==> run a <==
## color_centroid
module color_centroid
  (
    input         clk,
    input         rst,           
    input  [2:0]  rgbfilter,     
    input         new_frame_i,   
    output [14:0] orig_addr,
    input  [11:0] orig_pxl,
    output        proc_we,
    output [14:0] proc_addr,
    output [11:0] proc_pxl,
    output [7:0]  centroid,
    output        new_centroid,
    output [2:0]  proximity
  );
  localparam c_img_cols      = 160;
  localparam c_img_rows      = 120;
  localparam c_img_pxls      = c_img_cols * c_img_rows;
  localparam c_nb_img_cols   = 8;
  localparam c_nb_img_rows   = 7;
  localparam c_nb_img_pxls   = 15;
  localparam c_outframe_cols = 16;
  localparam c_outframe_rows = 8;
  localparam c_inframe_cols  = c_img_cols-2*c_outframe_cols;  
  localparam c_inframe_rows  = c_img_rows-2*c_outframe_rows;  
  localparam c_inframe_pxls  = c_inframe_cols * c_inframe_rows;  
  localparam c_nb_inframe_pxls = 14;
  localparam c_hist_bins     = 8;
  localparam c_nb_hist_bins  = 3;
  localparam c_nb_hist_val   = 11;
  localparam c_nb_centroid   = 8;
  localparam c_nb_prox       = 3;
  localparam c_nb_buf_red    = 4;
  localparam c_nb_buf_green  = 4;
  localparam c_nb_buf_blue   = 4;
  localparam c_nb_buf        = 12;
  wire [c_nb_hist_val-1:0] colorpxls_bin0;
  wire [c_nb_hist_val-1:0] colorpxls_bin7;
  wire [c_nb_inframe_pxls-1:0] colorpxls;
  wire [c_nb_inframe_pxls-2:0] colorpxls_left;
  wire [c_nb_inframe_pxls-2:0] colorpxls_rght;
  wire [c_nb_inframe_pxls-2:0] colorpxls_bin012;
  wire [c_nb_inframe_pxls-2:0] colorpxls_bin567;
  wire [c_nb_inframe_pxls-2:0] colorpxls_bin01;
  wire [c_nb_inframe_pxls-2:0] colorpxls_bin67;
  wire new_frame_proc;
  color_proc
    #(
      .c_img_cols     (c_img_cols),
      .c_img_rows     (c_img_rows),
      .c_img_pxls     (c_img_pxls),
      .c_nb_cols      (c_nb_img_cols),
      .c_nb_rows      (c_nb_img_rows),
      .c_nb_img_pxls  (c_nb_img_pxls),
      .c_outframe_cols(c_outframe_cols),
      .c_outframe_rows(c_outframe_rows),
  ...
==> flow/config.mk <==
export PLATFORM = sky130hd
export DESIGN_NAME = color_centroid
export DESIGN_NICKNAME = color_centroid
export VERILOG_FILES = /design/flow/design.v
export SDC_FILE = /design/flow/constraint.sdc
export NUM_CORES = 4
export LEC_CHECK = 0
export ABC_AREA = 0
export CAP_MARGIN = 20
export CORE_ASPECT_RATIO = 1.79
export CORE_MARGIN = 2
export CORE_UTILIZATION = 43
export CTS_CLUSTER_DIAMETER = 71
export CTS_CLUSTER_SIZE = 69
export MAX_ROUTING_LAYER = met4
export PLACE_DENSITY_LB_ADDON = 0.24
export SLEW_MARGIN = 20
export TNS_END_PERCENT = 100
==> flow/constraint.sdc <==
create_clock -name core_clock -period 3.02 [get_ports {clk}]
set_input_delay 0.6040 -clock core_clock [delete_from_list [all_inputs] [get_ports {clk}]]
set_output_delay 0.6040 -clock core_clock [all_outputs]
set_load 0.01 [all_outputs]
run.sh (not shown) runs the stock make flow with config.mk's settings and CLKGATE_MAP_FILE=.
==> run b: changes against run a <==
- ABC_AREA: 0 -> default
- CORE_ASPECT_RATIO: 1.79 -> default
- CORE_UTILIZATION: 43 -> 40
- CTS_CLUSTER_DIAMETER: 71 -> default
- CTS_CLUSTER_SIZE: 69 -> default
- MAX_ROUTING_LAYER: met4 -> default
- PLACE_DENSITY_LB_ADDON: 0.24 -> default
- TNS_END_PERCENT: 100 -> default
==> flow/constraint.sdc (replaced) <==
create_clock -name core_clock -period 5.31 [get_ports {clk}]
set_input_delay 1.0620 -clock core_clock [delete_from_list [all_inputs] [get_ports {clk}]]
set_output_delay 1.0620 -clock core_clock [all_outputs]
set_load 0.01 [all_outputs]
==> run c: changes against run a <==
- ABC_AREA: 0 -> 1
- CORE_ASPECT_RATIO: 1.79 -> 0.68
- CORE_UTILIZATION: 43 -> 72
- CTS_CLUSTER_DIAMETER: 71 -> default
- CTS_CLUSTER_SIZE: 69 -> default
- MAX_ROUTING_LAYER: met4 -> default
- MIN_ROUTING_LAYER: default -> met1
- PLACE_DENSITY: default -> 0.76
- PLACE_DENSITY_LB_ADDON: 0.24 -> default
- SETUP_SLACK_MARGIN: default -> 0.59
- SLEW_MARGIN: 20 -> 40
- TNS_END_PERCENT: 100 -> default
==> flow/constraint.sdc (replaced) <==
create_clock -name core_clock -period 3.87 [get_ports {clk}]
set_input_delay 0.7740 -clock core_clock [delete_from_list [all_inputs] [get_ports {clk}]]
set_output_delay 0.7740 -clock core_clock [all_outputs]
set_load 0.01 [all_outputs]
==> comparison table <==
quantity                                                                                                            run c                                         run a                                         run b
Run status                                                                                       timing/DRC/antenna clean                    complete, but fails checks                      timing/DRC/antenna clean
Layout check failures                                                                                                   -                          negative setup slack                                             -
Part of the total power dissipated in sequential elements                                                           47.9%                                         47.3%                                         42.2%
RSZ-0062 raised after global routing                                                                                  yes                                           yes                                            no
Placement Cell Area                                                                                           23200 sq um                                   24000 sq um                                   22400 sq um
Crit-path max cell delay                                                                                          0.43 ns                                       0.45 ns                                       0.44 ns
Detail-routed net length per standard cell                                                                   19.4 microns                                  18.9 microns                                  17.4 microns
Layout inverter count without the clock tree                                                                          342                                            95                                            95
Area overhead of the layout relative to synthesis                                                                   15.9%                                         20.9%                                         14.3%
Clock edge transition at the registers on the reported setup and hold paths                                       0.06 ns                                       0.12 ns                                       0.06 ns
Cell occurring most often along the worst timing path                                            sky130_fd_sc_hd__nand2_1                      sky130_fd_sc_hd__a21oi_2                                             -
Power per standard cell area                                                                                  340 nW/um^2                                   479 nW/um^2                                   325 nW/um^2
Setup TNS                                                                                                            0 ns                                      -6.65 ns                                          0 ns
Timing-limited maximum frequency                                                                                0.286 GHz                                     0.256 GHz                                     0.216 GHz
Worst endpoint required time                                                                                      4.30 ns                                       3.47 ns                                       5.75 ns
Grt met2 use                                                                                                        59.2%                                         45.1%                                         32.5%
Hold Crit Depth                                                                                                         0                                             2                                             0
Count of unique library cells instantiated by Yosys                                                                    60                                            93                                            93
Launch instance of the worst register-to-register path                       color_filter.colorpxls_left_o[6]$_DFFE_PP0P_  color_filter.colorpxls_left_o[3]$_DFFE_PP0P_  color_filter.colorpxls_rght_o[1]$_DFFE_PP0P_
Arrival time at the worst endpoint                                                                                3.92 ns                                       4.35 ns                                       5.08 ns
Instance count of the mapped netlist                                                                                 2750                                          2155                                          2155
Total clock buffers created by CTS                                                                                     39                                            22                                            46
Number of inserted diodes                                                                                               1                                             0                                             0
Yosys stat area                                                                                               21900 sq um                                   21000 sq um                                   21000 sq um
Critical path depth in cells                                                                                           22                                            19                                            20
Length of routed wiring on met1                                                                             26600 microns                                 20500 microns                                 22700 microns
Combinational share of power                                                                                         4.7%                                         21.5%                                         15.7%
Aggregate routed wire length                                                                                64200 microns                                 57100 microns                                 51100 microns
Power figures rest on the tool's default switching activity, not on a simulated workload.
